## ARM
module ARM (
    input clk,
    input rst,
    output [31:0] imem_addr,
    input [31:0] imem_data,
    output [17:0] SRAM_ADDR,
    output [15:0] SRAM_DQ_O,
    input [15:0] SRAM_DQ_I,
    output SRAM_WE_N
);
clock: 24.2 ns
lec_check: 0
abc_area: 1
cap_margin: 20
core_margin: 5
core_utilization: 41
cts_cluster_size: 77
max_routing_layer: met4
place_density: 0.66
slew_margin: 15
run.sh (not shown) runs the stock make flow with config.mk's settings and CLKGATE_MAP_FILE=.
Then changed:
- ABC_AREA: 1 -> unset
- CORE_MARGIN: 5 -> 2
- CORE_UTILIZATION: 41 -> 57
- CTS_CLUSTER_SIZE: 77 -> unset
- MAX_ROUTING_LAYER: met4 -> unset
- PLACE_DENSITY: 0.66 -> unset
- SLEW_MARGIN: 15 -> 20
- clock period: 24.2 -> 11.7 ns (I/O delays scaled with it)
Result: With this change the flow never finished: it broke off in 5_1_grt. Area after synthesis goes up by 1.4%. Die size drops by 29%. Synthesized cell count went down by 22%.

== JK ==
Starting RTL as in the previous note.
export LEC_CHECK = 0
export CAP_MARGIN = 20
export CORE_MARGIN = 2
export CORE_UTILIZATION = 53
export PLACE_DENSITY = 0.6
export SETUP_SLACK_MARGIN = 0.4
export SLEW_MARGIN = 20
create_clock -name core_clock -period 16.5 [get_ports {clk}]
Run status, JK: aborted in global routing (5_1_grt), error GRT-0116
Modified inputs, MS compared to JK
# JK
export LEC_CHECK = 0
export CAP_MARGIN = 20
export CORE_MARGIN = 2
export CORE_UTILIZATION = 53
export PLACE_DENSITY = 0.6
export SETUP_SLACK_MARGIN = 0.4
export SLEW_MARGIN = 20
create_clock -name core_clock -period 16.5 [get_ports {clk}]
# MS
export LEC_CHECK = 0
export CAP_MARGIN = 20
export CORE_MARGIN = 2
export CORE_UTILIZATION = 48
export SETUP_SLACK_MARGIN = -0.25
export SLEW_MARGIN = 20
create_clock -name core_clock -period 13.8 [get_ports {clk}]
Among JK and MS, the run that stopped before the end is JK, and it is the only one.
No crash in MS: every stage finished, but the layout fails its final checks due to setup timing.
As far as cts-stage hold buffer count goes, JK and MS are indistinguishable; the numbers are identical.
Side by side, post-CTS setup-driven buffer insertion count turned out lower in MS than in JK.
Per the comparison of MS with JK, core utilization at floorplan dropped 4.8 points; die boundary width went up by 5.0%; number of rows created at floorplan went up by 6; die area increased by 0.013 mm^2 relative to the old numbers.
Post-synthesis cell count essentially unchanged between MS and JK.
Against JK, final weighted congestion in routability-driven placement in MS fell by a few percent.
Overall die height (MS over JK): increase, 18 um
Modified inputs, AL compared to MS
# MS
export LEC_CHECK = 0
export CAP_MARGIN = 20
export CORE_MARGIN = 2
export CORE_UTILIZATION = 48
export SETUP_SLACK_MARGIN = -0.25
export SLEW_MARGIN = 20
create_clock -name core_clock -period 13.8 [get_ports {clk}]
# AL
export LEC_CHECK = 0
export CAP_MARGIN = 20
export CORE_MARGIN = 2
export CORE_UTILIZATION = 70
export PLACE_DENSITY = 0.6
export SETUP_SLACK_MARGIN = -1.22
export SLEW_MARGIN = 20
create_clock -name core_clock -period 11.9 [get_ports {clk}]
### Flow results
In the summary table, AL is marked failed, with error GRT-0116 raised in global routing (5_1_grt).
Side by side, number of placed instances, taps included turned out lower in AL than in MS.
On standard cell area after detailed placement: between AL and MS, it ends up lower for AL.
Total core area, AL and MS, higher one = MS.
The weighted congestion reported at the end of routability-driven placement of AL exceeds that of MS by 33%.
For the initial cell density of the core, AL came in 22 points higher than MS did.
Number of gates resized after cts in AL vs MS: down 6
Inputs modified between AL and TR:
# AL
export LEC_CHECK = 0
export CAP_MARGIN = 20
export CORE_MARGIN = 2
export CORE_UTILIZATION = 70
export PLACE_DENSITY = 0.6
export SETUP_SLACK_MARGIN = -1.22
export SLEW_MARGIN = 20
create_clock -name core_clock -period 11.9 [get_ports {clk}]
# TR
export LEC_CHECK = 0
export CAP_MARGIN = 20
export CORE_MARGIN = 2
export CORE_UTILIZATION = 47
export SETUP_SLACK_MARGIN = 2.98
export SLEW_MARGIN = 20
create_clock -name core_clock -period 11.4 [get_ports {clk}]
==> comparison <==
- TR terminated abnormally: global routing (5_1_grt) reported ODB-0269.
- From TR to AL, adder-cell share of the synthesized area did not move at all.
- Compared to AL, TR has weighted congestion reported at the end of routability-driven placement 23% lower.
- Re number of instances in the synthesized netlist: no difference whatsoever between AL and TR.
- Across both runs, number of placed instances with taps included was higher for TR than for AL.
- NOTE number of gates resized after cts AL->TR increased by more than 100%
- Effective utilization at floorplan is higher on AL
- Die size: TR exceeds AL
- The worst slack at placement in TR was lower than what AL gave.
- TR vs. AL: core outline area grew by 0.046 mm^2, placed instance area rose by 3.8%, count of flip-flops with a built-in enable after synthesis saw little to no change.

Starting RTL as in the previous note.
export LEC_CHECK = 0
export CAP_MARGIN = 20
export CORE_MARGIN = 2
export CORE_UTILIZATION = 29
export PLACE_DENSITY = 0.6
export SETUP_SLACK_MARGIN = 0.4
export SLEW_MARGIN = 20
create_clock -name core_clock -period 20.5 [get_ports {clk}]
The starting point ran to the end with no violations.
Change:
Clock period 20.5 ns to 29.2 ns, I/O delays scaled along.
Effect: The changed run completed with no timing, DRC or antenna violations. Register-to-register slack gets better by 1.6 ns. Critical path depth drops by 5. Non-clock buffer count falls by 388. Design area is lower by 4.0%. Count of clock-buffer cells in the layout went up by 5. Die size does not change. Worst setup slack improved by 1.6 ns. First-iteration DRC count went down by 4.2%. Via count drops by about 2.5%.
Change:
Settings changed: CORE_UTILIZATION 29 to 40.
Clock period 29.2 ns to 20.5 ns, I/O delays scaled along.
What happened: Cell area rose by a few percent. Final cell count shrinks by a few percent. Setup slack degrades by 1.7 ns. Critical path depth rose by 7.
Change:
Settings changed: PLACE_DENSITY 0.6 to not set, SETUP_SLACK_MARGIN 0.4 to 2.98.
Clock period 20.5 ns to 11.4 ns, I/O delays scaled along.
Now the flow finished but fails on negative setup slack.
Cell count grows by roughly a tenth.
Non-clock buffer count is higher by 1364.
Core utilization rises by 10 points.
